**flow/config.mk**
```make
export PLATFORM = sky130hd
export DESIGN_NAME = wrapper
export DESIGN_NICKNAME = wrapper
export VERILOG_FILES = /design/flow/design.v
export SDC_FILE = /design/flow/constraint.sdc
export NUM_CORES = 4
export LEC_CHECK = 0
export CAP_MARGIN = 40
export CELL_PAD_IN_SITES_GLOBAL_PLACEMENT = 1
export CORE_MARGIN = 2
export CORE_UTILIZATION = 40
export CTS_CLUSTER_DIAMETER = 53
export CTS_CLUSTER_SIZE = 89
export GPL_ROUTABILITY_DRIVEN = 0
export SETUP_SLACK_MARGIN = 1.35
export SLEW_MARGIN = 10
```
**flow/run.sh**
```bash
#!/bin/bash
# the make line also repeats each setting of config.mk as NAME=value (left out here)
make -C /OpenROAD-flow-scripts/flow DESIGN_CONFIG=/design/flow/config.mk WORK_HOME=/design/flow/orfs CLKGATE_MAP_FILE= finish
```
**flow/constraint.sdc**
```tcl
create_clock -name core_clock -period 12.7 [get_ports {s3_axi_aclk}]
set_input_delay 2.5400 -clock core_clock [delete_from_list [all_inputs] [get_ports {s3_axi_aclk}]]
set_output_delay 2.5400 -clock core_clock [all_outputs]
set_load 0.01 [all_outputs]
```
**flow/design.v**
```verilog
module bus #(
    parameter DATA_WIDTH = 32,
    parameter ADDR_WIDTH = 8,
    parameter RESP_WIDTH = 3
)
(
    input s0_axi_aclk,
    input s0_axi_aresetn,
    input [ADDR_WIDTH-1:0] s0_axi_awaddr,
    input s0_axi_awvalid,
    output reg s0_axi_awready,
    input [DATA_WIDTH-1:0] s0_axi_wdata,
    input [DATA_WIDTH/8:0] s0_axi_wstrb,
    input s0_axi_wvalid,
    output reg s0_axi_wready,
    output reg [RESP_WIDTH - 1:0] s0_axi_bresp,
    output reg s0_axi_bvalid,
    input s0_axi_bready,
    input [ADDR_WIDTH-1:0] s0_axi_araddr,
    input s0_axi_arvalid,
    output reg s0_axi_arready,
    output reg [DATA_WIDTH-1:0] s0_axi_rdata,
    output reg [RESP_WIDTH - 1:0] s0_axi_rresp,
    output reg s0_axi_rvalid,
    input s0_axi_rready,
    input m1_axi_aclk,
    input m1_axi_aresetn,
    output  reg [ADDR_WIDTH-1:0] m1_axi_awaddr,
    output  reg m1_axi_awvalid,
    input  m1_axi_awready,
    output  reg [DATA_WIDTH-1:0] m1_axi_wdata,
    output  reg [DATA_WIDTH/8:0] m1_axi_wstrb,
    output  reg m1_axi_wvalid,
    input  m1_axi_wready,
    input  [RESP_WIDTH - 1:0] m1_axi_bresp,
    input  m1_axi_bvalid,
    output reg m1_axi_bready,
    output reg [ADDR_WIDTH-1:0] m1_axi_araddr,
    output reg m1_axi_arvalid,
    input  m1_axi_arready,
    input  [DATA_WIDTH-1:0] m1_axi_rdata,
    input  [RESP_WIDTH - 1:0] m1_axi_rresp,
    input  m1_axi_rvalid,
    output reg m1_axi_rready,
    input m2_axi_aclk,
    input m2_axi_aresetn,
    output  reg [ADDR_WIDTH-1:0] m2_axi_awaddr,
    output  reg m2_axi_awvalid,
    input  m2_axi_awready,
    output  reg [DATA_WIDTH-1:0] m2_axi_wdata,
    output  reg [DATA_WIDTH/8:0] m2_axi_wstrb,
    output  reg m2_axi_wvalid,
    input  m2_axi_wready,
    input  [RESP_WIDTH - 1:0] m2_axi_bresp,
    input  m2_axi_bvalid,
    output reg m2_axi_bready,
    output reg [ADDR_WIDTH-1:0] m2_axi_araddr,
    output reg m2_axi_arvalid,
    input  m2_axi_arready,
    input  [DATA_WIDTH-1:0] m2_axi_rdata,
    input  [RESP_WIDTH - 1:0] m2_axi_rresp,
    input  m2_axi_rvalid,
    output reg m2_axi_rready
);
reg [DATA_WIDTH-1:0] cached_slave1_read_data;
reg [ADDR_WIDTH-1:0] cached_slave1_read_address;
reg [DATA_WIDTH-1:0] cached_slave1_write_data;
reg  cached_slave1_write_valid_data;
reg [ADDR_WIDTH-1:0] cached_slave1_write_address;
reg [DATA_WIDTH/8:0] cached_slave1_wstrb;
reg  cached_slave1_write_valid_address;
reg [DATA_WIDTH-1:0] cached_slave2_read_data;
reg [ADDR_WIDTH-1:0] cached_slave2_read_address;
reg [DATA_WIDTH-1:0] cached_slave2_write_data;
reg [ADDR_WIDTH-1:0] cached_slave2_write_address;
reg [DATA_WIDTH/8:0] cached_slave2_wstrb;
reg  cached_slave2_write_valid_data;
reg  cached_slave2_write_valid_address;
  typedef enum {IDLE_WRITE,VALID_WRITE_ADDR,VALID_WRITE_DATA, WRITE_TO_SLAVE1, WRITE_TO_SLAVE2, NOTIFY_MASTER_FROM_SLAVE1, NOTIFY_MASTER_FROM_SLAVE2 } writing_states;
  typedef enum {IDLE_READ, VALID_READ_ADDR, READ_FROM_SLAVE1, READ_FROM_SLAVE2, CACHE_DATA_FROM_SLAVE1,CACHE_DATA_FROM_SLAVE2, WRITE_TO_MASTER_FROM_SLAVE1, WRITE_TO_MASTER_FROM_SLAVE2 } reading_states;
  writing_states write_state;
  reading_states read_state;
always @(posedge s0_axi_aclk) begin
    if (s0_axi_aresetn == 0) begin
      s0_axi_awready <= 0;
      s0_axi_wready <= 0;
      s0_axi_bvalid <= 0;
      m1_axi_awvalid <=0;
      m1_axi_wvalid <=0;
      m2_axi_awvalid <=0;
      m2_axi_wvalid <=0;
      s0_axi_bresp <= 0;
      m1_axi_awaddr <= 0;
      m1_axi_wdata <= 0;
      m1_axi_wstrb <= 0;
      m1_axi_bready <= 0;
      m2_axi_awaddr <= 0;
      m2_axi_wdata <= 0;
      m2_axi_wstrb <= 0;
      m2_axi_bready <= 0;
      cached_slave1_write_address <= 0;
      cached_slave1_write_valid_address <= 0;
      cached_slave1_write_data <= 0;
      cached_slave1_wstrb <= 0;
      cached_slave1_write_valid_data <= 0;
      cached_slave2_write_address <= 0;
      cached_slave2_write_valid_address <= 0;
      cached_slave2_write_data <= 0;
      cached_slave2_wstrb <= 0;
      cached_slave2_write_valid_data <= 0;
      write_state <= IDLE_WRITE;
    end else begin
      case (write_state)
        IDLE_WRITE: begin
          s0_axi_wready <= 1;
          s0_axi_awready <= 1;
          s0_axi_bvalid <= 0;
          if (s0_axi_bready) begin
            s0_axi_wready <= 0;
            s0_axi_awready <= 0;
            write_state <= VALID_WRITE_ADDR;
          end
        end
        VALID_WRITE_ADDR: begin
          if(s0_axi_awaddr == 0 || s0_axi_awaddr == 4)begin
                cached_slave1_write_address <= s0_axi_awaddr;
                cached_slave1_write_valid_address <= s0_axi_awvalid;
                write_state <= VALID_WRITE_DATA;
              end 
          if(s0_axi_awaddr == 16 || s0_axi_awaddr == 20) begin
                cached_slave2_write_address <= s0_axi_awaddr;
                cached_slave2_write_valid_address <= s0_axi_awvalid;
                write_state <= VALID_WRITE_DATA;
              end 
        end
        VALID_WRITE_DATA: begin
            if(cached_slave1_write_address == 0 || cached_slave1_write_address == 4)begin
                cached_slave1_write_data <= s0_axi_wdata;
                cached_slave1_wstrb <= s0_axi_wstrb;
                cached_slave1_write_valid_data <= s0_axi_wvalid;
                write_state <= WRITE_TO_SLAVE1;
              end 
            if(cached_slave2_write_address == 16 || cached_slave2_write_address == 20) begin
                cached_slave2_write_data <= s0_axi_wdata;
                cached_slave2_wstrb <= s0_axi_wstrb;
                cached_slave2_write_valid_data <= s0_axi_wvalid;
                write_state <= WRITE_TO_SLAVE2;
              end 
        end
        WRITE_TO_SLAVE1: begin
            m1_axi_awaddr <= cached_slave1_write_address;
            m1_axi_awvalid <= 1;
            m1_axi_wdata <= cached_slave1_write_data;
            m1_axi_wstrb <= cached_slave1_wstrb;
            m1_axi_wvalid <= 1;
            m1_axi_bready <= s0_axi_bready;
            write_state <= NOTIFY_MASTER_FROM_SLAVE1;
        end
        WRITE_TO_SLAVE2: begin
            m2_axi_awaddr <= cached_slave2_write_address;
            m2_axi_awvalid <= 1;
            m2_axi_wdata <= cached_slave2_write_data;
            m2_axi_wstrb <= cached_slave2_wstrb;
            m2_axi_wvalid <= 1;
            m2_axi_bready <= s0_axi_bready;
            write_state <= NOTIFY_MASTER_FROM_SLAVE2;
          end
        NOTIFY_MASTER_FROM_SLAVE1: begin
            s0_axi_wready <= m1_axi_wready;
            s0_axi_awready <= m1_axi_awready;
            s0_axi_bvalid <= m1_axi_bvalid;
            s0_axi_bresp <= m1_axi_bresp;
            write_state <= IDLE_WRITE;
        end
        NOTIFY_MASTER_FROM_SLAVE2: begin
            s0_axi_wready <= m2_axi_wready;
            s0_axi_awready <= m2_axi_awready;
            s0_axi_bvalid <= m2_axi_bvalid;
            s0_axi_bresp <= m2_axi_bresp;
            write_state <= IDLE_WRITE;
        end
      endcase
    end
  end
always @(posedge s0_axi_aclk) begin
    if (s0_axi_aresetn == 0) begin
       s0_axi_arready <= 0;
       s0_axi_rvalid <= 0;
       s0_axi_rdata <= 0;
       s0_axi_rresp <= 0;
       m1_axi_rready <= 0;
       m2_axi_rready <= 0;
       m1_axi_araddr <= 0;
       m1_axi_arvalid <= 0;
       m2_axi_araddr <= 0;
       m2_axi_arvalid <= 0;
       cached_slave1_read_address <= 0;
       cached_slave1_read_data <= 0;
       cached_slave2_read_address <= 0;
       cached_slave2_read_data <= 0;
       read_state<=IDLE_READ;
    end else begin
      case (read_state)
        IDLE_READ: begin
          s0_axi_arready <= 1; 
          m1_axi_rready <= 0;
          m2_axi_rready <= 0;
          s0_axi_rvalid <= 0;
           if(s0_axi_rready ) begin
            read_state<=VALID_READ_ADDR;
           end
        end
        VALID_READ_ADDR: begin
            if(s0_axi_araddr == 8 || s0_axi_araddr == 12)begin
                cached_slave1_read_address <= s0_axi_araddr;
                s0_axi_arready <= 0;
                s0_axi_rvalid <= 1;
                read_state <= READ_FROM_SLAVE1;
               end 
           if(s0_axi_araddr == 24 || s0_axi_araddr == 28) begin
                 cached_slave2_read_address <= s0_axi_araddr;
                 s0_axi_rvalid <= 1;
                 s0_axi_arready <= 0;
                 read_state <= READ_FROM_SLAVE2;
              end 
        end
        READ_FROM_SLAVE1: begin
            m1_axi_araddr <= cached_slave1_read_address;
            m1_axi_arvalid <= 1;
            m1_axi_rready <= 1;
            read_state <= CACHE_DATA_FROM_SLAVE1;
        end
        READ_FROM_SLAVE2: begin
            m2_axi_araddr <= cached_slave2_read_address;
            m2_axi_arvalid <= 1;
            m2_axi_rready <= 1;
            read_state <= CACHE_DATA_FROM_SLAVE2;
        end
        CACHE_DATA_FROM_SLAVE1: begin
           cached_slave1_read_data <= m1_axi_rdata;
           read_state <= WRITE_TO_MASTER_FROM_SLAVE1;
        end
        CACHE_DATA_FROM_SLAVE2: begin
          cached_slave2_read_data <= m2_axi_rdata;
          read_state <= WRITE_TO_MASTER_FROM_SLAVE2;  
        end
        WRITE_TO_MASTER_FROM_SLAVE1: begin           
              if(m1_axi_arready) begin
                s0_axi_rdata <= cached_slave1_read_data; 
                s0_axi_rvalid <= 1;
                s0_axi_rresp <= 0;
                read_state <= IDLE_READ; 
              end
            s0_axi_rvalid <= 0;
        end
        WRITE_TO_MASTER_FROM_SLAVE2: begin 
            if(m2_axi_arready) begin
              s0_axi_rdata <= cached_slave2_read_data;
              s0_axi_rvalid <= 1;
              s0_axi_rresp <= 0;
              read_state <= IDLE_READ;
            end
            s0_axi_rvalid <= 0;
        end
      endcase
    end
  end
endmodule
module adder#(
    parameter DATA_WIDTH = 32,
    parameter ADDR_WIDTH = 8,
    parameter RESP_WIDTH = 3
)
(
    input s1_axi_aclk,
    input s1_axi_aresetn,
    input [ADDR_WIDTH-1:0] s1_axi_awaddr,
    input s1_axi_awvalid,
    output reg s1_axi_awready,
    input [DATA_WIDTH-1:0] s1_axi_wdata,
    input [DATA_WIDTH/8:0] s1_axi_wstrb,
    input s1_axi_wvalid,
    output reg s1_axi_wready,
    output reg [RESP_WIDTH - 1:0] s1_axi_bresp,
    output reg s1_axi_bvalid,
    input s1_axi_bready,
    input [ADDR_WIDTH-1:0] s1_axi_araddr,
    input s1_axi_arvalid,
    output  s1_axi_arready,
    output reg [DATA_WIDTH-1:0] s1_axi_rdata,
    output reg [RESP_WIDTH - 1:0] s1_axi_rresp,
    output reg s1_axi_rvalid,
    input  s1_axi_rready
);
reg [DATA_WIDTH-1:0] operandA, operandB;
wire [(2*DATA_WIDTH-1):0] result_tmp;
wire [DATA_WIDTH-1:0] overflow_adder;
reg [1:0] operandCounters;
reg [(2*DATA_WIDTH-1):0] result_hold;
reg s1_axi_arready_tmp;
assign s1_axi_arready = s1_axi_arready_tmp;
always@(posedge s1_axi_aclk)
begin
    if(~s1_axi_aresetn) 
    begin
	    s1_axi_awready <= 0;
       s1_axi_wready <= 0;
       operandCounters <= 0;
       operandA <= 0;
       operandB <= 0;
       s1_axi_bresp <= 0;
       s1_axi_bvalid <= 0;
    end
	else if(s1_axi_awvalid == 1 && s1_axi_wvalid == 1 )
	  begin
	     case(s1_axi_awaddr)
		   0:
		     begin
            s1_axi_awready <= 0;
            s1_axi_wready <= 0;
                  operandA <= s1_axi_wdata;
                  if(operandCounters == 2'b10) begin
                     operandCounters <= 1;
                  end
                  else begin
                     operandCounters <= operandCounters + 1;
                  end
                  if (s1_axi_bready == 1) begin
                    s1_axi_awready <= 1;
                    s1_axi_wready <= 1;
                    s1_axi_bresp <= 0;
                    s1_axi_bvalid <= 1;  
                  end
			 end  
		   4: 
		     begin
            s1_axi_awready <= 0;
            s1_axi_wready <= 0;
              operandB <= s1_axi_wdata;  
              if(operandCounters == 2) begin
                    operandCounters <= 1;
              end
                  else begin
                    operandCounters <= operandCounters + 1;
                  end 
              if (s1_axi_bready == 1) begin
                s1_axi_awready <= 1;
                s1_axi_wready <= 1;
                s1_axi_bresp <= 0;
                s1_axi_bvalid <= 1;
              end
			 end 
		   default:
		      begin
			     s1_axi_awready <= 1;
              s1_axi_wready <= 1;
			  end
        endcase
	  end
	else
	  begin
	   s1_axi_bresp <= 0;
      s1_axi_bvalid <= 0;
	  end
end
always@(posedge s1_axi_aclk)
begin
   if(~s1_axi_aresetn)
      result_hold <= 0;
   else if(operandCounters == 2)
      result_hold <= result_tmp;
end
assign result_tmp = (operandCounters == 2) ? operandA + operandB : result_hold;
assign overflow_adder = (result_tmp > (2**DATA_WIDTH)-1)?1:0;    
always@(posedge s1_axi_aclk)
begin
   if(~s1_axi_aresetn) begin
	   s1_axi_rvalid <= 0;
       s1_axi_rresp <= 0;
       s1_axi_rdata <= 0;
   end 
	else if(s1_axi_rready == 1 && s1_axi_arvalid == 1)
      begin
         case(s1_axi_araddr)
            8: begin
                  s1_axi_rvalid <= 1;
                  s1_axi_rresp <= 0;
                  s1_axi_rdata <= result_tmp[31:0];
               end
            12: begin
                  s1_axi_rvalid <= 1;
                  s1_axi_rresp <= 0;
                  s1_axi_rdata <= overflow_adder;
               end
            default: begin
                  s1_axi_rresp <= 0;
               end
         endcase
      end
   else
	  begin
        s1_axi_rresp <= 0;
	  end
end
always@(posedge s1_axi_aclk)
begin
 if(s1_axi_aresetn == 1'b0) 
  begin
   s1_axi_arready_tmp <= 0;
  end 
 else
   if(s1_axi_arvalid && ~s1_axi_arready_tmp )
      s1_axi_arready_tmp <= 1'b1;    
   else
      s1_axi_arready_tmp <= 1'b0; 
 end
endmodule
module multiplier#(
    parameter DATA_WIDTH = 32,
    parameter ADDR_WIDTH = 8,
    parameter RESP_WIDTH = 3
)
(
    input s2_axi_aclk,
    input s2_axi_aresetn,
    input [ADDR_WIDTH-1:0] s2_axi_awaddr,
    input s2_axi_awvalid,
    output reg s2_axi_awready,
    input [DATA_WIDTH-1:0] s2_axi_wdata,
    input [DATA_WIDTH/8:0] s2_axi_wstrb,
    input s2_axi_wvalid,
    output reg s2_axi_wready,
    output reg [RESP_WIDTH - 1:0] s2_axi_bresp,
    output reg s2_axi_bvalid,
    input s2_axi_bready,
    input [ADDR_WIDTH-1:0] s2_axi_araddr,
    input s2_axi_arvalid,
    output  s2_axi_arready,
    output reg [DATA_WIDTH-1:0] s2_axi_rdata,
    output reg [RESP_WIDTH - 1:0] s2_axi_rresp,
    output reg s2_axi_rvalid,
    input  s2_axi_rready
);
reg [DATA_WIDTH-1:0] operandA, operandB;
wire [(2*DATA_WIDTH-1):0] result_tmp;
wire [DATA_WIDTH-1:0] overflow_adder;
reg [1:0] operandCounters;
reg [(2*DATA_WIDTH-1):0] result_hold;
reg s2_axi_arready_tmp;
assign s2_axi_arready = s2_axi_arready_tmp;
always@(posedge s2_axi_aclk)
begin
    if(~s2_axi_aresetn) 
    begin
	    s2_axi_awready <= 0;
       s2_axi_wready <= 0;
       operandCounters <= 0;
       operandA <= 0;
       operandB <= 0;
       s2_axi_bresp <= 0;
       s2_axi_bvalid <= 0;
    end
	else if(s2_axi_awvalid == 1 && s2_axi_wvalid == 1 )
	  begin
	     case(s2_axi_awaddr)
		   16:
		     begin
            s2_axi_awready <= 0;
            s2_axi_wready <= 0;
                  operandA <= s2_axi_wdata;
                  if(operandCounters == 2'b10) begin
                     operandCounters <= 1;
                  end
                  else begin
                     operandCounters <= operandCounters + 1;
                  end
                  if (s2_axi_bready == 1) begin
                    s2_axi_awready <= 1;
                    s2_axi_wready <= 1;
                    s2_axi_bresp <= 0;
                    s2_axi_bvalid <= 1;  
                  end
			 end  
		   20: 
		     begin
            s2_axi_awready <= 0;
            s2_axi_wready <= 0;
              operandB <= s2_axi_wdata;  
              if(operandCounters == 2) begin
                    operandCounters <= 1;
              end
                  else begin
                    operandCounters <= operandCounters + 1;
                  end 
              if (s2_axi_bready == 1) begin
                s2_axi_awready <= 1;
                s2_axi_wready <= 1;
                s2_axi_bresp <= 0;
                s2_axi_bvalid <= 1;
              end
			 end 
		   default:
		      begin
			     s2_axi_awready <= 1;
              s2_axi_wready <= 1;
			  end
        endcase
	  end
	else
	  begin
	   s2_axi_bresp <= 0;
      s2_axi_bvalid <= 0;
	  end
end
always@(posedge s2_axi_aclk)
begin
   if(~s2_axi_aresetn)
      result_hold <= 0;
   else if(operandCounters == 2)
      result_hold <= result_tmp;
end
assign result_tmp = (operandCounters == 2) ? operandA * operandB : result_hold;
assign overflow_adder = (result_tmp > (2**DATA_WIDTH)-1)?1:0;    
always@(posedge s2_axi_aclk)
begin
   if(~s2_axi_aresetn) begin
	   s2_axi_rvalid <= 0;
       s2_axi_rresp <= 0;
       s2_axi_rdata <= 0;
   end 
	else if(s2_axi_rready == 1 && s2_axi_arvalid == 1)
      begin
         case(s2_axi_araddr)
            24: begin
                  s2_axi_rvalid <= 1;
                  s2_axi_rresp <= 0;
                  s2_axi_rdata <= result_tmp[31:0];
               end
            28: begin
                  s2_axi_rvalid <= 1;
                  s2_axi_rresp <= 0;
                  s2_axi_rdata <= overflow_adder;
               end
            default: begin
                  s2_axi_rresp <= 0;
               end
         endcase
      end
   else
	  begin
        s2_axi_rresp <= 0;
	  end
end
always@(posedge s2_axi_aclk)
begin
 if(s2_axi_aresetn == 1'b0) 
  begin
   s2_axi_arready_tmp <= 0;
  end 
 else
   if(s2_axi_arvalid && ~s2_axi_arready_tmp )
      s2_axi_arready_tmp <= 1'b1;    
   else
      s2_axi_arready_tmp <= 1'b0; 
 end
endmodule
module wrapper #(
    parameter DATA_WIDTH = 32,
    parameter ADDR_WIDTH = 8,
    parameter RESP_WIDTH = 3
)
(
    input s3_axi_aclk,
    input s3_axi_aresetn,
    input [ADDR_WIDTH-1:0] s3_axi_awaddr,
    input s3_axi_awvalid,
    output wire s3_axi_awready,
    input [DATA_WIDTH-1:0] s3_axi_wdata,
    input [DATA_WIDTH/8:0] s3_axi_wstrb,
    input s3_axi_wvalid,
    output wire s3_axi_wready,
    output wire [RESP_WIDTH - 1:0] s3_axi_bresp,
    output wire s3_axi_bvalid,
    input s3_axi_bready,
    input [ADDR_WIDTH-1:0] s3_axi_araddr,
    input s3_axi_arvalid,
    output wire s3_axi_arready,
    output wire [DATA_WIDTH-1:0] s3_axi_rdata,
    output wire [RESP_WIDTH - 1:0] s3_axi_rresp,
    output wire s3_axi_rvalid,
    input s3_axi_rready
);
wire [ADDR_WIDTH-1:0] connect_slave1_awaddr;
wire connect_slave1_awvalid;
wire connect_slave1_awready;
wire [DATA_WIDTH-1:0] connect_slave1_wdata;
wire [DATA_WIDTH/8:0] connect_slave1_wstrb;
wire connect_slave1_wvalid;
wire connect_slave1_wready;
wire [RESP_WIDTH - 1:0] connect_slave1_bresp;
wire connect_slave1_bvalid;
wire connect_slave1_bready;
wire [ADDR_WIDTH-1:0] connect_slave1_araddr;
wire connect_slave1_arvalid;
wire connect_slave1_arready;
wire [DATA_WIDTH-1:0] connect_slave1_rdata;
wire [RESP_WIDTH - 1:0] connect_slave1_rresp;
wire connect_slave1_rvalid;
wire connect_slave1_rready;
wire [ADDR_WIDTH-1:0] connect_slave2_awaddr;
wire connect_slave2_awvalid;
wire connect_slave2_awready;
wire [DATA_WIDTH-1:0] connect_slave2_wdata;
wire [DATA_WIDTH/8:0] connect_slave2_wstrb;
wire connect_slave2_wvalid;
wire connect_slave2_wready;
wire [RESP_WIDTH - 1:0] connect_slave2_bresp;
wire connect_slave2_bvalid;
wire connect_slave2_bready;
wire [ADDR_WIDTH-1:0] connect_slave2_araddr;
wire connect_slave2_arvalid;
wire connect_slave2_arready;
wire [DATA_WIDTH-1:0] connect_slave2_rdata;
wire [RESP_WIDTH - 1:0] connect_slave2_rresp;
wire connect_slave2_rvalid;
wire connect_slave2_rready;
bus#(
    .DATA_WIDTH(DATA_WIDTH),
    .ADDR_WIDTH(ADDR_WIDTH),
    .RESP_WIDTH(RESP_WIDTH)
) bus_instiate (
    .s0_axi_aclk(s3_axi_aclk),
    .s0_axi_aresetn(s3_axi_aresetn),
    .s0_axi_awaddr(s3_axi_awaddr),
    .s0_axi_awvalid(s3_axi_awvalid),
    .s0_axi_awready(s3_axi_awready),
    .s0_axi_wdata(s3_axi_wdata),
    .s0_axi_wstrb(s3_axi_wstrb),
    .s0_axi_wvalid(s3_axi_wvalid),
    .s0_axi_wready(s3_axi_wready),
    .s0_axi_bresp(s3_axi_bresp),
    .s0_axi_bvalid(s3_axi_bvalid),
    .s0_axi_bready(s3_axi_bready),
    .s0_axi_araddr(s3_axi_araddr),
    .s0_axi_arvalid(s3_axi_arvalid),
    .s0_axi_arready(s3_axi_arready),
    .s0_axi_rdata(s3_axi_rdata),
    .s0_axi_rresp(s3_axi_rresp),
    .s0_axi_rvalid(s3_axi_rvalid),
    .s0_axi_rready(s3_axi_rready),
    .m1_axi_aclk(s3_axi_aclk),
    .m1_axi_aresetn(s3_axi_aresetn),
    .m1_axi_awaddr(connect_slave1_awaddr),
    .m1_axi_awvalid(connect_slave1_awvalid),
    .m1_axi_awready(connect_slave1_awready),
    .m1_axi_wdata(connect_slave1_wdata),
    .m1_axi_wstrb(connect_slave1_wstrb),
    .m1_axi_wvalid(connect_slave1_wvalid),
    .m1_axi_wready(connect_slave1_wready),
    .m1_axi_bresp(connect_slave1_bresp),
    .m1_axi_bvalid(connect_slave1_bvalid),
    .m1_axi_bready(connect_slave1_bready),
    .m1_axi_araddr(connect_slave1_araddr),
    .m1_axi_arvalid(connect_slave1_arvalid),
    .m1_axi_arready(connect_slave1_arready),
    .m1_axi_rdata(connect_slave1_rdata),
    .m1_axi_rresp(connect_slave1_rresp),
    .m1_axi_rvalid(connect_slave1_rvalid),
    .m1_axi_rready(connect_slave1_rready),
    .m2_axi_aclk(s3_axi_aclk),
    .m2_axi_aresetn(s3_axi_aresetn),
    .m2_axi_awaddr(connect_slave2_awaddr),
    .m2_axi_awvalid(connect_slave2_awvalid),
    .m2_axi_awready(connect_slave2_awready),
    .m2_axi_wdata(connect_slave2_wdata),
    .m2_axi_wstrb(connect_slave2_wstrb),
    .m2_axi_wvalid(connect_slave2_wvalid),
    .m2_axi_wready(connect_slave2_wready),
    .m2_axi_bresp(connect_slave2_bresp),
    .m2_axi_bvalid(connect_slave2_bvalid),
    .m2_axi_bready(connect_slave2_bready),
    .m2_axi_araddr(connect_slave2_araddr),
    .m2_axi_arvalid(connect_slave2_arvalid),
    .m2_axi_arready(connect_slave2_arready),
    .m2_axi_rdata(connect_slave2_rdata),
    .m2_axi_rresp(connect_slave2_rresp),
    .m2_axi_rvalid(connect_slave2_rvalid),
    .m2_axi_rready(connect_slave2_rready)
  );
  adder #(
    .DATA_WIDTH(DATA_WIDTH),
    .ADDR_WIDTH(ADDR_WIDTH),
    .RESP_WIDTH(RESP_WIDTH)
  ) adder_instiate (
    .s1_axi_aclk(s3_axi_aclk),
    .s1_axi_aresetn(s3_axi_aresetn),
    .s1_axi_awaddr(connect_slave1_awaddr),
    .s1_axi_awvalid(connect_slave1_awvalid),
    .s1_axi_awready(connect_slave1_awready),
    .s1_axi_wdata(connect_slave1_wdata),
    .s1_axi_wstrb(connect_slave1_wstrb),
    .s1_axi_wvalid(connect_slave1_wvalid),
    .s1_axi_wready(connect_slave1_wready),
    .s1_axi_bresp(connect_slave1_bresp),
    .s1_axi_bvalid(connect_slave1_bvalid),
    .s1_axi_bready(connect_slave1_bready),
    .s1_axi_araddr(connect_slave1_araddr),
    .s1_axi_arvalid(connect_slave1_arvalid),
    .s1_axi_arready(connect_slave1_arready),
    .s1_axi_rdata(connect_slave1_rdata),
    .s1_axi_rresp(connect_slave1_rresp),
    .s1_axi_rvalid(connect_slave1_rvalid),
    .s1_axi_rready(connect_slave1_rready)
  );
   multiplier #(
    .DATA_WIDTH(DATA_WIDTH),
    .ADDR_WIDTH(ADDR_WIDTH),
    .RESP_WIDTH(RESP_WIDTH)
   ) multiplier_instiate (
    .s2_axi_aclk(s3_axi_aclk),
    .s2_axi_aresetn(s3_axi_aresetn),
    .s2_axi_awaddr(connect_slave2_awaddr),
    .s2_axi_awvalid(connect_slave2_awvalid),
    .s2_axi_awready(connect_slave2_awready),
    .s2_axi_wdata(connect_slave2_wdata),
    .s2_axi_wstrb(connect_slave2_wstrb),
    .s2_axi_wvalid(connect_slave2_wvalid),
    .s2_axi_wready(connect_slave2_wready),
    .s2_axi_bresp(connect_slave2_bresp),
    .s2_axi_bvalid(connect_slave2_bvalid),
    .s2_axi_bready(connect_slave2_bready),
    .s2_axi_araddr(connect_slave2_araddr),
    .s2_axi_arvalid(connect_slave2_arvalid),
    .s2_axi_arready(connect_slave2_arready),
    .s2_axi_rdata(connect_slave2_rdata),
    .s2_axi_rresp(connect_slave2_rresp),
    .s2_axi_rvalid(connect_slave2_rvalid),
    .s2_axi_rready(connect_slave2_rready)
  );
endmodule
```
==> CHANGELOG.md, run 1 <==
### Changed

* Outcome: no timing/DRC/antenna violations
* Mean Syn Cell Area at 8.90 um2
* Worst hold start: bus_instiate.m2_axi_arvalid$_SDFFE_PN0P_
* Slack of the critical path at 3560 ps
* Maximum fanout along the worst path at 27
* Main power group: sequential cells
* Main area contributors: fa_1 (31%), dfxtp_1 (22%), nand2_1 (7.1%)
* Mapped Cells at 6479
* Reg2Reg Depth at 25
* CTS Buffer Depth at 3
* Top delay family on crit path: adder cells
* Core footprint at 143000 um2
* Post_cts resized at 0
* Flip-flops with a built-in enable at 0
* Synthesized area at 57700 um2
* Synthesis-stage register bit count at 645
* Fa+ha+maj area frac at 37.5%
* DP Worst Slack at 3630 ps
* Vias per inst at 5.03
* Overall power at 3.73 mW
* Via count at 41.5k
* Area fraction in xor and xnor cells at 1.03%
* CP Class: flop to flop
* Average routed wire per standard cell at 19.5 um
* Placed Area at 60200 um2
* Clock transition at path regs at 80 ps
* Cells after DPL at 8166
* Most common cell in the netlist: nand2_1
* Fill cells at 14.5k
* First-pass GRT wire length at 259 mm
* Relative slew slack at 27.3%
* Crit. End Element: flop
* Reg2Reg Setup Slack at 3560 ps
* # hold bufs at CTS at 0
* Mux frac, synth at 3.68%
* Max-cap violations at 0
* Asr flop ratio synth at 0%
* Crit path top cell by count: fa_1
* Log Warnings at 38
* Vias in the first global route at 44.0k
* CTS Root Cell: clkbuf_16
* Sw Ratio at 24.2%
* Crit. Startpoint: multiplier_instiate.operandA[7]$_SDFFE_PN0P_
* GRT Total Usage at 22.4%
* P_clk at 1.64 mW
* Die W at 384 um
* Pins Over Slew Limit at 0
* Hold crit path type: flop to flop
* RSZ-0062 raised after global routing: false
* Final Non-Filler Cells at 8247
* Post-route cell area at 61900 um2
* Area share, top type at 31.1%
* P_sw at 902 uW
* Pwr dens at 60.2 nW/um2
* Worst Hold Path Cells at 2
* Final min period at 9140 ps
* N_diodes at 0
* Total Wirelength at 161 mm
* Peak VDD IR at 0.132 mV
* Commonest cells post-synth: nand2_1 (1093), inv_1 (911), fa_1 (897), dfxtp_1 (645), and2_1 (546)
* P_int at 2.82 mW
* Worst Max-Slew Pin Slew at 1090 ps
* Share of total power in combinational logic at 1.8%
* Final ANT Viol Nets at 0
* # Cells Yosys at 6479
* Nets at 7562
* Clk sinks at 645
* RR Endpoint: multiplier_instiate.s2_axi_rdata[0]$_SDFFE_PN0P_
* Fp util at 40.2%
* Layout area overhead at 7.27%
* Core Rows at 139
* Detailed-router iteration count before antenna repair at 5
* Post-Synth AOI/OAI Area at 8.00%
* HPWL Detailed at 124 mm
* Final Hold Viols at 0
* Max Freq at 109 MHz
* Critical Path Stages at 25
* Grt total ovfl at 0
* Clk ins delay skew pair at 640 ps
* Setup Skew at 52.9 ps
* Buf/Inv on CP at 4
* Ys flop type: dfxtp_1
* R2r startpoint: multiplier_instiate.operandA[7]$_SDFFE_PN0P_
* Pin count of the biggest net entering global routing at 205
* Setup_tns at 0 ps
* Flop+latch power at 2.02 mW
* Setup Buffers After CTS at 0
* CP peak stage delay at 670 ps
* Yosys simple share at 18.5%
* Cell Type Count at 94
* CP max-delay cell: dfxtp_1
* Worst Hold End: multiplier_instiate.s2_axi_arready_tmp$_SDFF_PN0_
* TritonCTS Buffers at 45
* Setup Viol. Count Final at 0
* I/O pins at 103
* H-tree levels at 2
* DR iter-0 viols at 1924
* Largest family of logic cells by area: adder cells
* DRC errors left at 0
* Worst setup path end: multiplier_instiate.s2_axi_rdata[0]$_SDFFE_PN0P_
* Post-synth seq share at 22.4%
* Yosys Chip Area at 57700 um2
* Comb power at 67.2 uW
* Leakage power at 27.3 nW
* Final Cycle Share at 72.0%
* Synth warnings at 3
* Clk pwr share at 43.9%
* Antenna violations before repair at 4
* Seq pwr share at 54.3%
* CP Data Required Time at 13180 ps
* Port Buffers at 88
* TritonCTS clock tree: built
* CP Launch Type: flop
* Crit path DAT at 9620 ps
* Chip height at 384 um
* Die area at 147000 um2
* Cell taking the most area after synthesis: fa_1
==> layer usage <==
metal  global-route usage [%]  wire length (um)  vias up  share of wire [%]
met2                     40.2             81100      565                 50
met1                     29.5             71800    20966                 45
met4                     4.12              2760        2                1.7
met5                        0                 7        -             0.0044
li1                         -                 -    19781                  -
met3                     2.12              5210      139                3.2
==> through the flow <==
stage	hold slack [ps]	utilization [%]
after floorplan	411	-
after global placement	439	41.9
after detailed placement	440	42.0
after CTS	453	43.2
after global routing	476	43.2
final	452	43.2
==> cell type report <==
cell class              count  area [um2]  share of cell area (%)
inverters                 911        3430                    5.54
clock buffers              47        1160                    1.88
flip-flops and latches    645       12900                    20.9
repair buffers            188        1770                    2.86
well taps                1903        2380                    3.85
clock inverters            34         480                   0.777
multi-input cells        4519       39700                    64.2
==> inputs of run 2 (changes only) <==
Settings changed: CAP_MARGIN 40 to 20, CELL_PAD_IN_SITES_GLOBAL_PLACEMENT 1 to not set, CORE_UTILIZATION 40 to 31, CTS_CLUSTER_DIAMETER 53 to 236, CTS_CLUSTER_SIZE 89 to not set, GPL_ROUTABILITY_DRIVEN 0 to not set, GPL_TIMING_DRIVEN set to 0, PLACE_DENSITY_LB_ADDON set to 0.0, SETUP_SLACK_MARGIN 1.35 to not set, SLEW_MARGIN 10 to 20, TNS_END_PERCENT set to 45.
Clock period 12.7 ns to 10.0 ns, I/O delays scaled along.
==> run 2 against run 1 <==
- synthesized cell count unchanged
- sequential share of layout area shrank 0.75 points
- core utilization fell by 8.6 points
- worst hold slack worse by 1.5 ps
==> CHANGELOG.md, run 2 <==
### Changed

* Chip height at 435 um (was 384 um)
* Pins Over Slew Limit at 0 (unchanged)
* Vias per inst at 4.81 (was 5.03)
* Cell Type Count at 94 (unchanged)
* Final Cycle Share at 98.0% (was 72.0%)
* R2r startpoint: multiplier_instiate.operandB[10]$_SDFFE_PN0P_ (was multiplier_instiate.operandA[7]$_SDFFE_PN0P_)
* Synth warnings at 3 (unchanged)
* CP Data Required Time at 10510 ps (was 13180 ps)
* Via count at 44.2k (was 41.5k)
* Setup Viol. Count Final at 0 (unchanged)
* Cell taking the most area after synthesis: fa_1 (unchanged)
* Peak VDD IR at 0.127 mV (was 0.132 mV)
* Cells after DPL at 9054 (was 8166)
* Maximum fanout along the worst path at 10 (was 27)
* Mean Syn Cell Area at 8.90 um2 (unchanged)
* Critical-path cell list: clkbuf_1, nand2_1, fa_1, fa_1, fa_1, fa_1, fa_1, inv_1, fa_1, fa_1, fa_1, ha_1, a21oi_1, o21ai_0, a221oi_1, a211oi_1, nor3_2, xnor2_1, o41a_1, a2111oi_2, and4b_1, nor4b_2, a31oi_1
* Core Rows at 158 (was 139)
* Crit path DAT at 10310 ps (was 9620 ps)
* Port Buffers at 88 (unchanged)
* GRT Total Usage at 25.4% (was 22.4%)
* # hold bufs at CTS at 0 (unchanged)
* Mux frac, synth at 3.68% (unchanged)
* Seq pwr share at 48.6% (was 54.3%)
* P_int at 4.09 mW (was 2.82 mW)
* Clock transition at path regs at 70 ps (was 80 ps)
* GP Congestion at 0.913
* Worst Hold End: adder_instiate.s1_axi_arready_tmp$_SDFF_PN0_ (was multiplier_instiate.s2_axi_arready_tmp$_SDFF_PN0_)
* Worst setup path end: multiplier_instiate.s2_axi_rdata[0]$_SDFFE_PN0P_ (unchanged)
* Post-synth seq share at 22.4% (unchanged)
* CP Launch Type: flop (unchanged)
* Commonest cells post-synth: nand2_1 (1093), inv_1 (911), fa_1 (897), dfxtp_1 (645), and2_1 (546) (unchanged)
* Relative slew slack at 18.2% (was 27.3%)
* Most common cell in the netlist: nand2_1 (unchanged)
* P_clk at 2.60 mW (was 1.64 mW)
* Final min period at 9800 ps (was 9140 ps)
* Average routed wire per standard cell at 26.2 um (was 19.5 um)
* Pin count of the biggest net entering global routing at 14 (was 205)
* Flip-flops with a built-in enable at 0 (unchanged)
* Die area at 190000 um2 (was 147000 um2)
* Fp util at 31.1% (was 40.2%)
* Leakage power at 28.0 nW (was 27.3 nW)
* Worst Max-Slew Pin Slew at 1230 ps (was 1090 ps)
* Crit. Startpoint: multiplier_instiate.operandB[10]$_SDFFE_PN0P_ (was multiplier_instiate.operandA[7]$_SDFFE_PN0P_)
* Layout area overhead at 11.2% (was 7.27%)
* Yosys simple share at 18.5% (unchanged)
* Synthesized area at 57700 um2 (unchanged)
* Overall power at 5.29 mW (was 3.73 mW)
* Clk pwr share at 49.2% (was 43.9%)
* CTS Root Cell: clkbuf_16 (unchanged)
* Main area contributors: fa_1 (31%), dfxtp_1 (22%), nand2_1 (7.1%) (unchanged)
* TritonCTS clock tree: built (unchanged)
* CP peak stage delay at 770 ps (was 670 ps)
* Mapped Cells at 6479 (unchanged)
* Max Freq at 102 MHz (was 109 MHz)
* Reg2Reg Depth at 23 (was 25)
* Post-Synth AOI/OAI Area at 8.00% (unchanged)
* Setup Skew at 22.9 ps (was 52.9 ps)
* Nets at 7897 (was 7562)
* Pwr dens at 82.5 nW/um2 (was 60.2 nW/um2)
* DRC errors left at 0 (unchanged)
* Worst hold start: bus_instiate.m1_axi_arvalid$_SDFFE_PN0P_ (was bus_instiate.m2_axi_arvalid$_SDFFE_PN0P_)
* Detailed-router iteration count before antenna repair at 5 (unchanged)
* Grt total ovfl at 0 (unchanged)
* Final ANT Viol Nets at 0 (unchanged)
* Area share, top type at 31.1% (unchanged)
* Area fraction in xor and xnor cells at 1.03% (unchanged)
* HPWL Detailed at 201 mm (was 124 mm)
* H-tree levels at 3 (was 2)
* Reg2Reg Setup Slack at 200 ps (was 3560 ps)
* I/O pins at 103 (unchanged)
* Top delay family on crit path: adder cells (unchanged)
* Log Warnings at 34 (was 38)
* CTS Buffer Depth at 3 (unchanged)
* DR iter-0 viols at 2418 (was 1924)
* Fa+ha+maj area frac at 37.5% (unchanged)
* Asr flop ratio synth at 0% (unchanged)
* Total Wirelength at 241 mm (was 161 mm)
* Comb power at 114 uW (was 67.2 uW)
* Max-cap violations at 0 (unchanged)
* # Cells Yosys at 6479 (unchanged)
* Sw Ratio at 22.7% (was 24.2%)
* Final Hold Viols at 0 (unchanged)
* Critical Path Stages at 23 (was 25)
* Clk sinks at 645 (unchanged)
* TritonCTS Buffers at 69 (was 45)
* Crit path top cell by count: fa_1 (unchanged)
* P_sw at 1.20 mW (was 902 uW)
* CP Class: flop to flop (unchanged)
* CP max-delay cell: clkbuf_1 (was dfxtp_1)
* Synthesis-stage register bit count at 645 (unchanged)
* Vias in the first global route at 46.9k (was 44.0k)
* First-pass GRT wire length at 347 mm (was 259 mm)
* RR Endpoint: multiplier_instiate.s2_axi_rdata[0]$_SDFFE_PN0P_ (unchanged)
* Buf/Inv on CP at 2 (was 4)
* Crit. End Element: flop (unchanged)
* Flop+latch power at 2.57 mW (was 2.02 mW)
* Largest family of logic cells by area: adder cells (unchanged)
* Hold crit path type: flop to flop (unchanged)
* Antenna violations before repair at 19 (was 4)
* Main power group: clock (was sequential cells)
* Yosys Chip Area at 57700 um2 (unchanged)
* Share of total power in combinational logic at 2.1% (was 1.8%)
* Ys flop type: dfxtp_1 (unchanged)
* Worst Hold Path Cells at 2 (unchanged)
* Clk ins delay skew pair at 650 ps (was 640 ps)
* Die W at 435 um (was 384 um)
* Final Non-Filler Cells at 9185 (was 8247)
* Core footprint at 185000 um2 (was 143000 um2)
* Outcome: no timing/DRC/antenna violations (unchanged)
## run 2: per-layer routing
metal | vias up | track usage, % | routed length, um
li1 | 20494 | - | -
met1 | 22601 | 33.1 | 104000
met2 | 858 | 44.7 | 119000
met3 | 272 | 2.22 | 8880
met4 | 0 | 7.58 | 8680
met5 | - | 0 | 0
## run 2: cell type report
type                       instances  area [um2]
clock inverter                    24         239
sequential                       645       12900
tap                             2480        3100
multi-input combinational       4519       39700
antenna                            7        17.5
clock buffer                     100        2010
timing repair buffer              90         903
fill                           19759      121000
inverter                         911        3420
buffer                           409        1820
## run 2: what timing repair did
| item | in CTS | in global routing |
|---|---|---|
| resized | 15 | 157 |
| buffers inserted | 0 | 0 |
| endpoints found under the setup margin | 1 | 2 |
## run 2: stage by stage
stage | instance area, um2 | utilization, % | hold WS (ps) | setup WS (ps) | TNS, ps
5_1_grt | 64100 | 34.6 | 468 | -39.5 | -39.5
3_5_place_dp | 61700 | 33.3 | 443 | -208 | -208
3_3_place_gp | 61700 | 33.3 | 439 | -219 | -219
4_1_cts | 64000 | 34.6 | 456 | 3.45 | 0
6_report | 64100 | 34.6 | 451 | 199 | 0
2_1_floorplan | 57700 | - | 411 | 2330 | 0
==> inputs of run 3 (changes only) <==
Settings changed: CORE_UTILIZATION 31 to 59, CTS_CLUSTER_DIAMETER 236 to not set, GPL_TIMING_DRIVEN 0 to not set, PLACE_DENSITY_LB_ADDON 0.0 to not set, TNS_END_PERCENT 45 to not set.
Clock period 10.0 ns to 9.39 ns, I/O delays scaled along.
==> run 3 against run 2 <==
- still clean
- routed wire length is 38% lower
- non-clock buffer count is 276 lower
- via count is 3.9% lower
- worst setup slack improved by 220 ps
- clock power about the same
- final area fell by 3.8%
- clock skew rose by 15 ps
- first-iteration DRC count increased by 15%
- core utilization up 29 points
- final cell count shrank 16%
- count of clock-buffer cells in the layout shrank 15
- critical endpoint unchanged
==> CHANGELOG.md, run 3 <==
### Changed

* Max Freq at 112 MHz (was 102 MHz)
* Share of total power in combinational logic at 1.6% (was 2.1%)
* Buf/Inv on CP at 8 (was 2)
* Core Util, Final at 63.7% (was 34.6%)
* Asr flop ratio synth at 0% (unchanged)
* Synthesized area at 57700 um2 (unchanged)
* Clk pwr share at 47.9% (was 49.2%)
* Mean Syn Cell Area at 8.90 um2 (unchanged)
* Final Non-Filler Cells at 7690 (was 9185)
* Worst Hold Path Cells at 2 (unchanged)
* Clk sinks at 645 (unchanged)
* GRT Total Usage at 30.6% (was 25.4%)
* Yosys Chip Area at 57700 um2 (unchanged)
* P_int at 4.23 mW (was 4.09 mW)
* Ys flop type: dfxtp_1 (unchanged)
* P_sw at 1.19 mW (was 1.20 mW)
* Main power group: sequential cells (was clock)
* DR iter-0 viols at 2776 (was 2418)
* # hold bufs at CTS at 0 (unchanged)
* Flop+latch power at 2.74 mW (was 2.57 mW)
* Layout area overhead at 6.99% (was 11.2%)
* Grt total ovfl at 0 (unchanged)
* CTS Root Cell: clkbuf_16 (unchanged)
* Crit. End Element: flop (unchanged)
* Final min period at 8970 ps (was 9800 ps)
* Via count at 42.5k (was 44.2k)
* Reg2Reg Depth at 29 (was 23)
* RSZ-0062 raised after global routing: false
* CTS Buffer Depth at 3 (unchanged)
* Sw Ratio at 22.0% (was 22.7%)
* Total Wirelength at 149 mm (was 241 mm)
* Area share, top type at 31.1% (unchanged)
* Setup Viol. Count Final at 0 (unchanged)
* Reg2Reg Setup Slack at 420 ps (was 200 ps)
* Cells after DPL at 7573 (was 9054)
* R2r startpoint: multiplier_instiate.operandA[7]$_SDFFE_PN0P_ (was multiplier_instiate.operandB[10]$_SDFFE_PN0P_)
* Final ANT Viol Nets at 0 (unchanged)
* Mapped Cells at 6479 (unchanged)
* Crit. Startpoint: multiplier_instiate.operandA[7]$_SDFFE_PN0P_ (was multiplier_instiate.operandB[10]$_SDFFE_PN0P_)
* Hold crit path type: flop to flop (unchanged)
* Clock transition at path regs at 70 ps (about the same)
* Setup Skew at 37.9 ps (was 22.9 ps)
* CP Data Required Time at 9880 ps (was 10510 ps)
* Crit path top cell by count: fa_1 (unchanged)
* Crit path DAT at 9460 ps (was 10310 ps)
* Mux frac, synth at 3.68% (unchanged)
* Post_cts resized at 0 (was 15)
* Top delay family on crit path: adder cells (unchanged)
* Final Cycle Share at 95.5% (was 98.0%)
* Fa+ha+maj area frac at 37.5% (unchanged)
* TritonCTS clock tree: built (unchanged)
* Chip height at 317 um (was 435 um)
* Core footprint at 96900 um2 (was 185000 um2)
* Average routed wire per standard cell at 19.4 um (was 26.2 um)
* Commonest cells post-synth: nand2_1 (1093), inv_1 (911), fa_1 (897), dfxtp_1 (645), and2_1 (546) (unchanged)
* I/O pins at 103 (unchanged)
* Die area at 100000 um2 (was 190000 um2)
* Vias in the first global route at 43.5k (was 46.9k)
* Most common cell in the netlist: nand2_1 (unchanged)
* # Cells Yosys at 6479 (unchanged)
* Clk ins delay skew pair at 660 ps (was 650 ps)
* Setup Buffers After CTS at 0 (unchanged)
* CP Class: flop to flop (unchanged)
* Post-route cell area at 61700 um2 (was 64100 um2)
* Area fraction in xor and xnor cells at 1.03% (unchanged)
* Post-Synth AOI/OAI Area at 8.00% (unchanged)
* Max-cap violations at 0 (unchanged)
* DRC errors left at 0 (unchanged)
* Worst Max-Slew Pin Slew at 1090 ps (was 1230 ps)
* Worst Hold End: multiplier_instiate.s2_axi_arready_tmp$_SDFF_PN0_ (was adder_instiate.s1_axi_arready_tmp$_SDFF_PN0_)
* First-pass GRT wire length at 240 mm (was 347 mm)
* Cell taking the most area after synthesis: fa_1 (unchanged)
* Final Hold Viols at 0 (unchanged)
* CP peak stage delay at 990 ps (was 770 ps)
* Synth warnings at 3 (unchanged)
* Setup_tns at 0 ps (unchanged)
* Seq pwr share at 50.5% (was 48.6%)
* Maximum fanout along the worst path at 16 (was 10)
* Detailed-router iteration count before antenna repair at 7 (was 5)
* Fp util at 59.6% (was 31.1%)
* CP Launch Type: flop (unchanged)
* Fill cells at 8513 (was 19.8k)
* Largest family of logic cells by area: adder cells (unchanged)
* RR Endpoint: multiplier_instiate.s2_axi_rdata[0]$_SDFFE_PN0P_ (unchanged)
* Pins Over Slew Limit at 0 (unchanged)
* H-tree levels at 2 (was 3)
* Pin count of the biggest net entering global routing at 160 (was 14)
* HPWL Detailed at 115 mm (was 201 mm)
* Logic cell area at 39700 um2 (about the same)
* Relative slew slack at 27.1% (was 18.2%)
* Die W at 317 um (was 435 um)
* Synthesis-stage register bit count at 645 (unchanged)
* Placed Area at 59600 um2 (was 61700 um2)
* Core Rows at 114 (was 158)
* Outcome: no timing/DRC/antenna violations (unchanged)
* Antenna violations before repair at 1 (was 19)
* P_clk at 2.59 mW (was 2.60 mW)
* Peak VDD IR at 0.227 mV (was 0.127 mV)
* Leakage power at 27.7 nW (was 28.0 nW)
* Register Area at 12900 um2 (about the same)
* Worst setup path end: multiplier_instiate.s2_axi_rdata[0]$_SDFFE_PN0P_ (unchanged)
* Flip-flops with a built-in enable at 0 (unchanged)
* Yosys simple share at 18.5% (unchanged)
* Comb power at 87.8 uW (was 114 uW)
* Critical Path Stages at 29 (was 23)
* Vias per inst at 5.52 (was 4.81)
* GP Congestion at 0.911 (was 0.913)
* Pwr dens at 87.9 nW/um2 (was 82.5 nW/um2)
* DP Worst Slack at 527 ps (was -208 ps)
* Worst hold start: bus_instiate.m2_axi_arvalid$_SDFFE_PN0P_ (was bus_instiate.m1_axi_arvalid$_SDFFE_PN0P_)
* Log Warnings at 42 (was 34)
* Nets at 7613 (was 7897)
* Cell Type Count at 94 (unchanged)
* Port Buffers at 88 (unchanged)
* Main area contributors: fa_1 (31%), dfxtp_1 (22%), nand2_1 (7.1%) (unchanged)
* CP max-delay cell: dfxtp_1 (was clkbuf_1)
* TritonCTS Buffers at 61 (was 69)
* Slack of the critical path at 423 ps (was 199 ps)
* Post-synth seq share at 22.4% (unchanged)
## run 3: cell type report
type                            instances  share of cell area (%)
Inverter                              911                    5.55
Multi-Input combinational cell       4519                    64.3
Clock inverter                         30                   0.620
Sequential cell                       645                    20.9
Tap cell                             1276                    2.59
Timing Repair Buffer                  223                    3.14
Antenna cell                            1                 0.00406
Clock buffer                           85                    2.81
## run 3: layer usage
layer  global-route usage, %  up-vias  share of wire [%]
met5                       0        -                  0
met4                    7.71        0                2.5
met3                    4.62      222                5.6
met2                    52.0     1037                 49
met1                    41.1    21338                 43
li1                        -    19885                  -
## run 3: per-stage QoR
| step | hold WS, ps | power, mW |
|---|---|---|
| after detailed placement | 431 | 2.89 |
| after CTS | 443 | 5.47 |
| after global placement | 430 | 2.89 |
| after global routing | 470 | 5.58 |
| after floorplan | 411 | 2.85 |
| final | 442 | 5.42 |
==> inputs of run 4 (changes only) <==
Settings changed: ABC_AREA set to 1, CAP_MARGIN 20 to 35, CELL_PAD_IN_SITES_DETAIL_PLACEMENT set to 2, CELL_PAD_IN_SITES_GLOBAL_PLACEMENT set to 0, CORE_UTILIZATION 59 to 55, CTS_CLUSTER_DIAMETER set to 366, CTS_CLUSTER_SIZE set to 40, GPL_ROUTABILITY_DRIVEN set to 1, GPL_TIMING_DRIVEN set to 1, HOLD_SLACK_MARGIN set to 0.11, MAX_ROUTING_LAYER set to met4, PLACE_DENSITY_LB_ADDON set to 0.05, SETUP_SLACK_MARGIN set to 2.72, SLEW_MARGIN 20 to 40, TNS_END_PERCENT set to 50.
Clock period 9.39 ns to 12.2 ns, I/O delays scaled along.
==> run 4 against run 3 <==
- the flow now stops in 3_5_place_dp
- synthesized cell count up 22%
- area after synthesis up 3.4%
- die area up 11%
==> CHANGELOG.md, run 4 <==
### Implementation results

* Synthesized area at 59600 um2 (was 57700 um2)
* Flip-flops with a built-in enable at 0 (unchanged)
* I/O pins at 103 (unchanged)
* Stop err: [ERROR DPL-0033] detailed placement checks failed during check placement.
* Largest family of logic cells by area: adder cells (unchanged)
* Main area contributors: fa_1 (30%), dfxtp_1 (22%), inv_1 (11%) (was fa_1 (31%), dfxtp_1 (22%), nand2_1 (7.1%))
* Area share, top type at 30.1% (was 31.1%)
* Cell Type Count at 53 (was 94)
* Mux frac, synth at 0.0671% (was 3.68%)
* Post-Synth AOI/OAI Area at 7.35% (was 8.00%)
* Die W at 333 um (was 317 um)
* Outcome: did not finish (was no timing/DRC/antenna violations)
* Most common cell in the netlist: inv_1 (was nand2_1)
* GP Congestion at 0.983 (was 0.911)
* Ys flop type: dfxtp_1 (unchanged)
* Synth warnings at 3 (unchanged)
* Port Buffers at 88 (unchanged)
* Core footprint at 107000 um2 (was 96900 um2)
* Yosys simple share at 20.0% (was 18.5%)
* Die area at 111000 um2 (was 100000 um2)
* Commonest cells post-synth: inv_1 (1758), nand2_1 (1739), nor2_1 (988), fa_1 (897), dfxtp_1 (645) (was nand2_1 (1093), inv_1 (911), fa_1 (897), dfxtp_1 (645), and2_1 (546))
* Chip height at 333 um (was 317 um)
* Synthesis-stage register bit count at 645 (unchanged)
* # Cells Yosys at 7932 (was 6479)
* Failed at: 3_5_place_dp
* Core Rows at 120 (was 114)
* Yosys Chip Area at 59600 um2 (was 57700 um2)
* Fa+ha+maj area frac at 36.3% (was 37.5%)
* Cell taking the most area after synthesis: fa_1 (unchanged)
* Area fraction in xor and xnor cells at 0.661% (was 1.03%)
* Mean Syn Cell Area at 7.52 um2 (was 8.90 um2)
* Asr flop ratio synth at 0% (unchanged)
* Mapped Cells at 7932 (was 6479)
* Fp util at 55.6% (was 59.6%)
* Post-synth seq share at 21.7% (was 22.4%)
## run 4: per-stage QoR
stage,cells,hold WS [ps]
after floorplan,7937,399
after global placement,9072,410
==> inputs of run 5 (changes only) <==
Settings changed: ABC_AREA 1 to not set, CAP_MARGIN 35 to 20, CELL_PAD_IN_SITES_DETAIL_PLACEMENT 2 to not set, CELL_PAD_IN_SITES_GLOBAL_PLACEMENT 0 to not set, CORE_UTILIZATION 55 to 40, CTS_CLUSTER_DIAMETER 366 to not set, CTS_CLUSTER_SIZE 40 to not set, GPL_ROUTABILITY_DRIVEN 1 to not set, GPL_TIMING_DRIVEN 1 to not set, HOLD_SLACK_MARGIN 0.11 to not set, MAX_ROUTING_LAYER met4 to not set, PLACE_DENSITY_LB_ADDON 0.05 to not set, SETUP_SLACK_MARGIN 2.72 to 1.84, SLEW_MARGIN 40 to 20, TNS_END_PERCENT 50 to not set.
Clock period 12.2 ns to 9.39 ns, I/O delays scaled along.
==> run 5 against run 4 <==
- now clean on timing, DRC and antenna
- die area up 33%
- synthesized cell count down 18%
- area after synthesis down 3.3%
==> CHANGELOG.md, run 5 <==
### Changed

* CTS Buffer Depth at 3
* Crit. End Element: flop
* Vias in the first global route at 44.4k
* Hold crit path type: flop to flop
* Die W at 384 um (was 333 um)
* CP max-delay cell: fa_2
* Clk ins delay skew pair at 640 ps
* Buf/Inv on CP at 6
* Cell taking the most area after synthesis: fa_1 (unchanged)
* Most common cell in the netlist: nand2_1 (was inv_1)
* Reg2Reg Depth at 26
* Max-cap violations at 0
* # Cells Yosys at 6479 (was 7932)
* Crit path DAT at 8630 ps
* Setup_tns at 0 ps
* Share of total power in combinational logic at 1.6%
* Top delay family on crit path: adder cells
* Setup Viol. Count Final at 0
* Mean Syn Cell Area at 8.90 um2 (was 7.52 um2)
* TritonCTS clock tree: built
* Comb power at 87.5 uW
* Vias per inst at 5.17
* Worst hold start: adder_instiate.s1_axi_arready_tmp$_SDFF_PN0_
* Clk sinks at 645
* Area share, top type at 31.1% (was 30.1%)
* Asr flop ratio synth at 0% (unchanged)
* Main power group: sequential cells
* Mux frac, synth at 3.68% (was 0.0671%)
* Sw Ratio at 21.1%
* TritonCTS Buffers at 61
* First-pass GRT wire length at 257 mm
* Worst setup path end: multiplier_instiate.s2_axi_rdata[0]$_SDFFE_PN0P_
* DP Worst Slack at 467 ps
* R2r startpoint: multiplier_instiate.operandA[7]$_SDFFE_PN0P_
* Grt total ovfl at 0
* CTS Root Cell: clkbuf_16
* Critical Path Stages at 26
* Total Wirelength at 164 mm
* Peak VDD IR at 0.149 mV
* P_sw at 1.15 mW
* Slack of the critical path at 1280 ps
* Commonest cells post-synth: nand2_1 (1093), inv_1 (911), fa_1 (897), dfxtp_1 (645), and2_1 (546) (was inv_1 (1758), nand2_1 (1739), nor2_1 (988), fa_1 (897), dfxtp_1 (645))
* Ys flop type: dfxtp_1 (unchanged)
* Average routed wire per standard cell at 19.4 um
* H-tree levels at 2
* Antenna violations before repair at 10
* Log Warnings at 42
* Outcome: no timing/DRC/antenna violations (was did not finish)
* Pwr dens at 83.6 nW/um2
* Final min period at 8110 ps
* Setup Skew at 20.6 ps
* Final Hold Viols at 0
* Pins Over Slew Limit at 0
* Crit path top cell by count: fa_1
* Area fraction in xor and xnor cells at 1.03% (was 0.661%)
* Worst Hold Path Cells at 1
* Synthesis-stage register bit count at 645 (unchanged)
* Mapped Cells at 6479 (was 7932)
* Synthesized area at 57700 um2 (was 59600 um2)
* RSZ-0062 raised after global routing: true
* Detailed-router iteration count before antenna repair at 5
* Core Rows at 139 (was 120)
* RR Endpoint: multiplier_instiate.s2_axi_rdata[0]$_SDFFE_PN0P_
* Fp util at 40.2% (was 55.6%)
* GRT Total Usage at 22.2%
* Pin count of the biggest net entering global routing at 200
* Nets at 7745
* CP peak stage delay at 590 ps
* Relative slew slack at 25.7%
* Core footprint at 143000 um2 (was 107000 um2)
* Leakage power at 28.7 nW
* Final Cycle Share at 86.3%
* Yosys Chip Area at 57700 um2 (was 59600 um2)
* Clk pwr share at 48.6%
* Flip-flops with a built-in enable at 0 (unchanged)
* GP Congestion at 0.925 (was 0.983)
* Main area contributors: fa_1 (31%), dfxtp_1 (22%), nand2_1 (7.1%) (was fa_1 (30%), dfxtp_1 (22%), inv_1 (11%))
* Reg2Reg Setup Slack at 1280 ps
* Via count at 43.7k
* Clock transition at path regs at 70 ps
* # hold bufs at CTS at 0
* Crit. Startpoint: multiplier_instiate.operandA[7]$_SDFFE_PN0P_
* Post-Synth AOI/OAI Area at 8.00% (was 7.35%)
* HPWL Detailed at 117 mm
* CP Launch Type: flop
* Layout area overhead at 13.7%
* Post-synth seq share at 22.4% (was 21.7%)
* Die area at 147000 um2 (was 111000 um2)
* P_int at 4.33 mW
* Worst Max-Slew Pin Slew at 1110 ps
* CP Data Required Time at 9910 ps
* I/O pins at 103 (unchanged)
* P_clk at 2.67 mW
* Largest family of logic cells by area: adder cells (unchanged)
* Chip height at 384 um (was 333 um)
* Flop+latch power at 2.73 mW
* Maximum fanout along the worst path at 7
* DR iter-0 viols at 3439
* Max Freq at 123 MHz
* Seq pwr share at 49.8%
* DRC errors left at 0
* Worst Hold End: adder_instiate.s1_axi_arready_tmp$_SDFF_PN0_
* CP Class: flop to flop
* Final ANT Viol Nets at 0
* Synth warnings at 3 (unchanged)
* Yosys simple share at 18.5% (was 20.0%)
* Cell Type Count at 94 (was 53)
* Fa+ha+maj area frac at 37.5% (was 36.3%)
* Port Buffers at 88 (unchanged)
[run 5: per-stage QoR]
step | hold WS (ps) | area (um2) | power [mW] | std cells | utilization (%)
finish | 440 | 65600 | 5.48 | 8454 | 45.7
global route | 462 | 65500 | 5.64 | 8450 | 45.7
CTS | 442 | 64900 | 5.53 | 8417 | 45.3
detailed placement | 433 | 60500 | 2.89 | 8195 | 42.2
global placement | 428 | 60400 | 2.89 | 8193 | 42.2
floorplan | 411 | 57700 | 2.85 | 6484 | -
[run 5: repair_timing]
| item | in CTS | in global routing |
|---|---|---|
| gates resized | 266 | 92 |
| endpoints found under the setup margin | 59 | 36 |
| gates cloned | 10 | 5 |
| buffers inserted | 98 | 25 |
| pin swaps | 72 | 48 |
[run 5: final cells by class]
cell class                 count  area (um2)
fill                       13826       77800
sequential                   645       13100
antenna                        7        17.5
timing repair buffer         355        3950
multi-input combinational   4519       40500
clock buffer                  90        1800
tap                         1903        2380
inverter                     911        3430
clock inverter                24         388
[run 5: routing by layer]
layer  GRT usage [%]  wire [um]  part of all wire, %
met1            30.4      71100                   43
met2            36.5      76100                   46
met3            2.35       9940                  6.1
met4            7.64       6690                  4.1
met5               0          0                    0
==> inputs of run 6 (changes only) <==
Settings changed: CORE_UTILIZATION 40 to 64, PLACE_DENSITY set to 0.35, SETUP_SLACK_MARGIN 1.84 to not set.
Clock period 9.39 ns to 10.0 ns, I/O delays scaled along.
==> run 6 against run 5 <==
- sequential power shrank 6%
- via count decreased by 2.0%
- register-to-register slack got worse by 270 ps
- die area is 37% lower
- critical endpoint unchanged
- highest routed layer is now met5
==> CHANGELOG.md, run 6 <==
### Changed

* Outcome: no timing/DRC/antenna violations (unchanged)
* Worst Max-Slew Pin Slew at 1130 ps (was 1110 ps)
* Post-Synth AOI/OAI Area at 8.00% (unchanged)
* Layout area overhead at 6.51% (was 13.7%)
* Antenna violations before repair at 4 (was 10)
* Final Cycle Share at 89.9% (was 86.3%)
* Port Buffers at 88 (unchanged)
* Clk ins delay skew pair at 650 ps (was 640 ps)
* Pin count of the biggest net entering global routing at 195 (was 200)
* # Cells Yosys at 6479 (unchanged)
* Most common cell in the netlist: nand2_1 (unchanged)
* Total Wirelength at 147 mm (was 164 mm)
* CP Class: flop to flop (unchanged)
* Post-synth seq share at 22.4% (unchanged)
* Reg2Reg Setup Slack at 1010 ps (was 1280 ps)
* Final Non-Filler Cells at 7580 (was 8454)
* Vias per inst at 5.64 (was 5.17)
* Hold crit path type: flop to flop (unchanged)
* TritonCTS Buffers at 59 (was 61)
* Crit. Startpoint: multiplier_instiate.operandA[18]$_SDFFE_PN0P_ (was multiplier_instiate.operandA[7]$_SDFFE_PN0P_)
* Worst hold start: adder_instiate.s1_axi_arready_tmp$_SDFF_PN0_ (unchanged)
* CP peak stage delay at 950 ps (was 590 ps)
* Synthesis-stage register bit count at 645 (unchanged)
* Mean Syn Cell Area at 8.90 um2 (unchanged)
* Flop+latch power at 2.57 mW (was 2.73 mW)
* Leakage power at 27.7 nW (was 28.7 nW)
* Asr flop ratio synth at 0% (unchanged)
* HPWL Detailed at 114 mm (was 117 mm)
* RR Endpoint: multiplier_instiate.s2_axi_rdata[0]$_SDFFE_PN0P_ (unchanged)
* Setup_tns at 0 ps (unchanged)
* Mapped Cells at 6479 (unchanged)
* GP Congestion at 0.932 (was 0.925)
* Core Rows at 110 (was 139)
* Main power group: sequential cells (unchanged)
* Area share, top type at 31.1% (unchanged)
* CP max-delay cell: dfxtp_1 (was fa_2)
* Fa+ha+maj area frac at 37.5% (unchanged)
* Peak VDD IR at 0.148 mV (was 0.149 mV)
* Critical Path Stages at 24 (was 26)
* CTS Root Cell: clkbuf_16 (unchanged)
* Core footprint at 89600 um2 (was 143000 um2)
* Relative slew slack at 24.4% (was 25.7%)
* P_clk at 2.29 mW (was 2.67 mW)
* First-pass GRT wire length at 242 mm (was 257 mm)
* Fp util at 64.4% (was 40.2%)
* Seq pwr share at 52.0% (was 49.8%)
* Vias in the first global route at 44.8k (was 44.4k)
* Cells after DPL at 7472 (was 8195)
* RSZ-0062 raised after global routing: false (was true)
* Mux frac, synth at 3.68% (unchanged)
* Setup Buffers After CTS at 0 (was 98)
* CP Launch Type: flop (unchanged)
* Reg2Reg Depth at 24 (was 26)
* Worst setup path end: multiplier_instiate.s2_axi_rdata[0]$_SDFFE_PN0P_ (unchanged)
* # hold bufs at CTS at 0 (unchanged)
* Die area at 92500 um2 (was 147000 um2)
* Nets at 7609 (was 7745)
* CTS Buffer Depth at 3 (unchanged)
* Log Warnings at 45 (was 42)
* TritonCTS clock tree: built (unchanged)
* Average routed wire per standard cell at 19.4 um (about the same)
* Comb power at 81.1 uW (was 87.5 uW)
* Setup Viol. Count Final at 0 (unchanged)
* Buf/Inv on CP at 3 (was 6)
* Clk pwr share at 46.3% (was 48.6%)
* Share of total power in combinational logic at 1.6% (about the same)
* Flip-flops with a built-in enable at 0 (unchanged)
* Setup Skew at 17.1 ps (was 20.6 ps)
* Max Freq at 111 MHz (was 123 MHz)
* Sw Ratio at 21.8% (was 21.1%)
* Post_cts resized at 0 (was 266)
* Yosys Chip Area at 57700 um2 (unchanged)
* Clk sinks at 645 (unchanged)
* Via count at 42.8k (was 43.7k)
* Yosys simple share at 18.5% (unchanged)
* Chip height at 304 um (was 384 um)
* Cell Type Count at 94 (unchanged)
* Final min period at 8990 ps (was 8110 ps)
* Commonest cells post-synth: nand2_1 (1093), inv_1 (911), fa_1 (897), dfxtp_1 (645), and2_1 (546) (unchanged)
* R2r startpoint: multiplier_instiate.operandA[18]$_SDFFE_PN0P_ (was multiplier_instiate.operandA[7]$_SDFFE_PN0P_)
* I/O pins at 103 (unchanged)
* DR iter-0 viols at 3121 (was 3439)
* Worst Hold Path Cells at 1 (unchanged)
* Overall power at 4.95 mW (was 5.48 mW)
* GRT Total Usage at 32.8% (was 22.2%)
* Ys flop type: dfxtp_1 (unchanged)
* P_sw at 1.08 mW (was 1.15 mW)
* Main area contributors: fa_1 (31%), dfxtp_1 (22%), nand2_1 (7.1%) (unchanged)
* Area fraction in xor and xnor cells at 1.03% (unchanged)
* Clock transition at path regs at 70 ps (about the same)
* H-tree levels at 2 (unchanged)
* CP Data Required Time at 10510 ps (was 9910 ps)
* Pins Over Slew Limit at 0 (unchanged)
* Die W at 304 um (was 384 um)
* P_int at 3.87 mW (was 4.33 mW)
* Critical-path cell list: buf_4, and2_1, fa_1, fa_1, fa_1, inv_1, fa_1, inv_1, fa_1, fa_1, fa_1, fa_1, ha_1, nand2_1, o21ai_0, a221oi_1, a211oi_1, nor3_2, o41ai_2, xor2_1, a2111oi_2, and4b_1, nor4b_2, a31oi_1
* Grt total ovfl at 0 (unchanged)
* Max-cap violations at 0 (unchanged)
* Final Hold Viols at 0 (unchanged)
* Hold slack final at 442 ps (was 440 ps)
* Cell taking the most area after synthesis: fa_1 (unchanged)
==> run 6: area by class of cell <==
type / instances / area (um2) / area share, %
tap: 1176 / 1470 / 2.40
clock buffer: 82 / 1690 / 2.76
inverter: 911 / 3430 / 5.58
clock inverter: 24 / 284 / 0.462
sequential: 645 / 12900 / 21.0
antenna: 2 / 5.00 / 0.00815
timing repair buffer: 221 / 1930 / 3.14
multi-input combinational: 4519 / 39700 / 64.6
==> run 6: metrics by stage <==
step	util (%)	area [um2]	setup WS [ps]
after floorplan	-	57700	2330
after global routing	68.6	61400	554
final	68.6	61400	1010
after CTS	68.6	61400	1020
after detailed placement	66.4	59500	1110
after global placement	66.3	59400	1090
==> run 6: per-layer routing <==
metal / routed length [um] / global-route usage [%] / up-vias
li1: - / - / 19868
met1: 61100 / 43.4 / 21511
met2: 72000 / 55.8 / 1138
met3: 8770 / 4.55 / 258
met4: 4850 / 10.9 / 2
met5: 16 / 0 / -
Power is estimated from default activity; no workload was simulated.
